== north ==
## ARM
module ARM(
	input clk, rst,
	output [32 - 1:0] imem_addr,
	input [32 - 1:0] imem_data,
	output [32 - 1:0] dmem_addr,
	output [32 - 1:0] dmem_wdata,
	output dmem_read,
	output dmem_write,
	input [32 - 1:0] dmem_rdata,
	input dmem_ready
);
For scale: about 900 flip-flops, roughly 59000 sq um of cells after synthesis.
Settings: LEC_CHECK=0, CAP_MARGIN=10, CELL_PAD_IN_SITES_DETAIL_PLACEMENT=2, CELL_PAD_IN_SITES_GLOBAL_PLACEMENT=2, CORE_MARGIN=2, CORE_UTILIZATION=40, CTS_CLUSTER_DIAMETER=286, HOLD_SLACK_MARGIN=0.08, PLACE_DENSITY=0.42, SLEW_MARGIN=20; clock period 13.3 ns.
run.sh (not shown) runs the stock make flow with config.mk's settings and CLKGATE_MAP_FILE=.
north never completed; the flow aborted with a tool error in 4_1_cts.
What south does differently from north at the input level:
- CELL_PAD_IN_SITES_DETAIL_PLACEMENT: 2 -> unset
- CORE_UTILIZATION: 40 -> 57
- CELL_PAD_IN_SITES_GLOBAL_PLACEMENT: 2 -> unset
- HOLD_SLACK_MARGIN: 0.08 -> unset
- TNS_END_PERCENT: unset -> 5
- PLACE_DENSITY: 0.42 -> unset
- CTS_CLUSTER_DIAMETER: 286 -> unset
- SETUP_SLACK_MARGIN: unset -> 2.91
- CAP_MARGIN: 10 -> 20
- ABC_AREA: unset -> 1
- the clock period (ns, I/O delays scaled along): 13.3 -> 11.4
==> comparison <==
south failed in 5_1_grt with GRT-0116.
Higher cell area after technology mapping among north and south: south
Comparing north and south, the lower proportion of synthesized chip area in sequential cells was measured on south.
south: floorplan row count about 16% below north
Summary: with north as the reference, synthesis area per yosys in south moved up slightly.
Re count of library flops with an enable pin: no difference whatsoever between south and north.
Compare north and south | basic-gate share of the synthesized area counting and, or, nand and nor cells lower: north
Looking at share of synthesized area spent on multiplexers, south sits 3.6 points lower than north does.
Between north and south, the adder-cell area share of the yosys netlist does not differ in any meaningful way.
Diff north -> south | count of cell types in the netlist | decrease of 53
Delta(die extent in y, south - north) < 0
Input-level comparison between east and south:
- SETUP_SLACK_MARGIN removed (was 2.91)
- ABC_AREA removed (was 1)
- the clock period (ns, I/O delays scaled along) changed from 11.4 to 17.1
Results
Final checks on east, whose flow otherwise completed, came back failing, citing negative setup slack. Going from south to east, number of cells produced by synthesis decreased by 17% relative to the old numbers; chip area decreased by about 1.3% relative to the old numbers; area share of fa/ha/maj cells after synthesis closely matched the old numbers.
diff inputs: east => west
- SETUP_SLACK_MARGIN: unset -> -1.02
- TNS_END_PERCENT: 5 -> 40
- CORE_UTILIZATION: 57 -> 50
- the clock period (ns, I/O delays scaled along): 17.1 -> 11.0
==> comparison <==
Across east and west, no clean finish was achieved. The flow for west finished, though final verification flagged negative setup slack. | hold slack | east vs west | ≈ equal |. Summary — routed wire length, west relative to east: higher, by 4.7%. Changes observed in west relative to east: final design area excluding fillers moved up; layout overhead on the synthesized area moved up; fraction of power consumed by sequential logic moved down; cell count along the critical path moved up.
Edits applied to the flow inputs when going from west to middle:
- swapping -1.02 for -0.35 in SETUP_SLACK_MARGIN
- putting CTS_CLUSTER_DIAMETER at 279 where nothing was set
- swapping 50 for 29 in CORE_UTILIZATION
- swapping 40 for 70 in TNS_END_PERCENT
- putting PLACE_DENSITY at 0.9 where nothing was set
- swapping 11.0 for 13.3 in the clock period (ns, I/O delays scaled along)
--- outcome ---
The layout from middle, despite a flow that completed every stage, fails the layout checks, with the failing checks listed as negative setup slack. Final area is higher on middle. Sequential share of cell area in middle is 0.31 points lower than in west. middle: all-layer global routing usage is 21 points lower than what west reported. Length of routed met2 wiring: middle and west compared, lower one is west. Number of buffers inserted by port buffering came out exactly the same in middle and west. Reported for middle and west, count of max-cap constraint violations turned out identical to the last digit. middle vs west: die size up in middle. Compare middle and west | floorplan-stage core utilization higher: west. Of middle and west, west shows the lower number of fill cells, with middle above it.

## v21
ARM again, from the RTL that the note above started with.
Settings: LEC_CHECK=0, ABC_AREA=1, CAP_MARGIN=40, CORE_ASPECT_RATIO=0.5, CORE_MARGIN=2, CORE_UTILIZATION=72, CTS_CLUSTER_DIAMETER=348, CTS_CLUSTER_SIZE=98, PLACE_DENSITY=0.36, SETUP_SLACK_MARGIN=3.16, SLEW_MARGIN=20, TNS_END_PERCENT=10; clock period 10.7 ns.
Tool error GRT-0232 stopped v21 during 5_1_grt; no final results.
--- input diff v21..v22 ---
- CAP_MARGIN changed from 40 to 20
- HOLD_SLACK_MARGIN newly set to 0.28
- PLACE_DENSITY removed (was 0.36)
- SETUP_SLACK_MARGIN changed from 3.16 to 2.82
- CORE_UTILIZATION changed from 72 to 57
- TNS_END_PERCENT changed from 10 to 5
- CTS_CLUSTER_SIZE removed (was 98)
- CORE_ASPECT_RATIO changed from 0.5 to 0.53
- CTS_CLUSTER_DIAMETER removed (was 348)
- the clock period (ns, I/O delays scaled along) changed from 10.7 to 11.0
Delta (v22 minus v21): number of buffers created by CTS higher; placed cell count higher; H-tree depth higher; synthesized instance count roughly the same.
v22 got as far as 5_1_grt, where a tool error ended the run.
Post-synthesis chip area from yosys: v21 vs v22 identical
[v22 vs v21] half-perimeter wire length after detailed placement: higher in v22
> inputs changed (v22 -> v28)
- changing CORE_UTILIZATION from 57 to 72
- removing ABC_AREA (formerly 1)
- setting CTS_CLUSTER_SIZE to 31 for the first time
- removing SETUP_SLACK_MARGIN (formerly 2.82)
- removing HOLD_SLACK_MARGIN (formerly 0.28)
- removing CORE_ASPECT_RATIO (formerly 0.53)
- removing TNS_END_PERCENT (formerly 5)
- changing the clock period (ns, I/O delays scaled along) from 11.0 to 13.9
Results
- v28 failed in 5_1_grt with GRT-0116.
- The buffers inserted during post-CTS setup optimization number comes out higher for v22 vs v28.
- Of v28 and v22, v22 shows the lower per-instance average area after synthesis, with v28 above it.
- From v22 to v28 the numbers moved as follows: cell count after synthesis lower, die size now sits lower.
- Synthesized area, v28 vs v22: down slightly
Power is estimated from default activity; no workload was simulated.
